==> flow/design.v <==
module day07p1_top ( 
    input logic clk_i,
    input logic rst_ni,
    input logic valid_i,
    input logic field_i,
    input logic eol_i,
    output logic [15:0] result_o,
    output logic ready_o
);
typedef enum logic [2:0] { 
    Start,
    InitialTachyon,
    ProcessTachyon,
    IdleSplitter,
    ProcessSplitter
} state_t;
state_t state_q, state_d;
logic eol_q, eol_d;
logic field_q, field_d;
logic [15:0] beam_splits_q, beam_splits_d;
logic [7:0] board_width_q, board_width_d;
logic [7:0] index_q, index_d;
logic [149:0] current_state_q, current_state_d;
logic [149:0] next_state_q, next_state_d;
always_comb begin
    state_d = state_q;
    eol_d = eol_q;
    field_d = field_q;
    beam_splits_d = beam_splits_q;
    board_width_d = board_width_q;
    index_d = index_q;
    current_state_d = current_state_q;
    next_state_d = next_state_q;
    case(state_q)
        Start: begin
            state_d = InitialTachyon;
        end
        InitialTachyon, IdleSplitter: begin
            if (valid_i == 1'b1) begin
                state_d = (state_q == InitialTachyon ? ProcessTachyon : ProcessSplitter);
                field_d = eol_i == 1'b0 ? field_i : 1'b0;
                eol_d = eol_i;
            end
        end
        ProcessTachyon: begin
            if(field_q == 1'b1) begin
                current_state_d = current_state_q + (150'b1 << board_width_q);
            end
            if(eol_q == 1'b1) begin
                state_d = IdleSplitter;
            end else begin
                state_d = InitialTachyon;
                board_width_d = board_width_q + 1;
            end
        end
        ProcessSplitter: begin
            if (eol_q == 1'b1) begin
                index_d = 8'b0;
                current_state_d = next_state_q;
                next_state_d = 150'b0;
            end else begin
                if((((current_state_q & (150'b1 << index_q) ) >> index_q ) & ({149'b0, field_q})) == 150'b1) begin
                    if(index_q == 8'b0) begin
                        next_state_d = next_state_q | 150'b10;
                    end else if(index_q == (board_width_q - 1)) begin
                        next_state_d = next_state_q | 150'b10;
                    end else begin
                        next_state_d = next_state_q | (150'b101 << (index_q - 1));
                    end
                    beam_splits_d = beam_splits_q + 1;
                end else if(((current_state_q & (150'b1 << index_q)) >> index_q) == 150'b1) begin
                    next_state_d = next_state_q | (150'b1 << index_q);
                end
                index_d = index_q + 8'b1;
            end
            state_d = IdleSplitter;
        end
        default: begin
            state_d = Start;
            field_d = 1'b0;
            eol_d = 1'b0;
            beam_splits_d = 16'b0;
            board_width_d = 8'b0;
            index_d = 8'b0;
            current_state_d = 150'b0;
            next_state_d = 150'b0;
        end
    endcase
end
always_ff @( posedge clk_i, negedge rst_ni ) begin
    if(rst_ni == 1'b0) begin
        state_q <= Start;
        field_q <= 1'b0;
        eol_q <= 1'b0;
        beam_splits_q <= 16'b0;
        board_width_q <= 8'b0;
        index_q <= 8'b0;
        current_state_q <= 150'b0;
        next_state_q <= 150'b0;
    end else begin
        state_q <= state_d;
        field_q <= field_d;
        eol_q <= eol_d;
        beam_splits_q <= beam_splits_d;
        board_width_q <= board_width_d;
        index_q <= index_d;
        current_state_q <= current_state_d;
        next_state_q <= next_state_d;
    end
end
assign result_o = beam_splits_q;
assign ready_o = (state_q == InitialTachyon || state_q == IdleSplitter);
endmodule
==> flow/config.mk <==
export PLATFORM = sky130hd
export DESIGN_NAME = day07p1_top
export DESIGN_NICKNAME = day07p1_top
export VERILOG_FILES = /design/flow/design.v
export SDC_FILE = /design/flow/constraint.sdc
export NUM_CORES = 4
export LEC_CHECK = 0
export ABC_AREA = 1
export CAP_MARGIN = 20
export CORE_MARGIN = 2
export CORE_UTILIZATION = 70
export CTS_CLUSTER_DIAMETER = 253
export CTS_CLUSTER_SIZE = 14
export SLEW_MARGIN = 20
==> flow/constraint.sdc <==
create_clock -name core_clock -period 3.99 [get_ports {clk_i}]
set_input_delay 0.7980 -clock core_clock [delete_from_list [all_inputs] [get_ports {clk_i}]]
set_output_delay 0.7980 -clock core_clock [all_outputs]
set_load 0.01 [all_outputs]
run.sh (not shown) runs the stock make flow with config.mk's settings and CLKGATE_MAP_FILE=.
The starting point failed in global routing (5_1_grt), error GRT-0116.
Then changed:
--- a/flow/config.mk
+++ b/flow/config.mk
@@ -7,8 +7,7 @@
 export LEC_CHECK = 0
-export ABC_AREA = 1
 export CAP_MARGIN = 20
 export CORE_MARGIN = 2
-export CORE_UTILIZATION = 70
-export CTS_CLUSTER_DIAMETER = 253
-export CTS_CLUSTER_SIZE = 14
+export CORE_UTILIZATION = 62
+export CTS_CLUSTER_SIZE = 98
+export SETUP_SLACK_MARGIN = 0.88
 export SLEW_MARGIN = 20
==> flow/constraint.sdc (replaced) <==
create_clock -name core_clock -period 3.1 [get_ports {clk_i}]
set_input_delay 0.6200 -clock core_clock [delete_from_list [all_inputs] [get_ports {clk_i}]]
set_output_delay 0.6200 -clock core_clock [all_outputs]
set_load 0.01 [all_outputs]
Effect:
- With this change the flow did not get past clock tree synthesis (4_1_cts)
- area after synthesis fell by 24%
- die size came out lower by 14%
- synthesized cell count fell by about 40%
Then changed:
--- a/flow/config.mk
+++ b/flow/config.mk
@@ -9,5 +9,6 @@
 export CORE_MARGIN = 2
-export CORE_UTILIZATION = 62
-export CTS_CLUSTER_SIZE = 98
-export SETUP_SLACK_MARGIN = 0.88
+export CORE_UTILIZATION = 40
+export CTS_CLUSTER_DIAMETER = 52
+export CTS_CLUSTER_SIZE = 17
 export SLEW_MARGIN = 20
+export TNS_END_PERCENT = 40
==> flow/constraint.sdc (replaced) <==
create_clock -name core_clock -period 6.0 [get_ports {clk_i}]
set_input_delay 1.2000 -clock core_clock [delete_from_list [all_inputs] [get_ports {clk_i}]]
set_output_delay 1.2000 -clock core_clock [all_outputs]
set_load 0.01 [all_outputs]
What happened:
- This time the run passed the timing, DRC and antenna checks
- die area is higher by 54%
- synthesized area does not change
- synthesized cell count stays the same
Then changed:
--- a/flow/config.mk
+++ b/flow/config.mk
@@ -9,6 +9,5 @@
 export CORE_MARGIN = 2
-export CORE_UTILIZATION = 40
-export CTS_CLUSTER_DIAMETER = 52
-export CTS_CLUSTER_SIZE = 17
+export CORE_UTILIZATION = 62
+export CTS_CLUSTER_DIAMETER = 375
+export CTS_CLUSTER_SIZE = 98
 export SLEW_MARGIN = 20
-export TNS_END_PERCENT = 40
==> flow/constraint.sdc (replaced) <==
create_clock -name core_clock -period 3.1 [get_ports {clk_i}]
set_input_delay 0.6200 -clock core_clock [delete_from_list [all_inputs] [get_ports {clk_i}]]
set_output_delay 0.6200 -clock core_clock [all_outputs]
set_load 0.01 [all_outputs]
This time the run did not get past clock tree synthesis (4_1_cts).
Area after synthesis does not change.
Synthesized cell count stays the same.
Die area goes down by 35%.
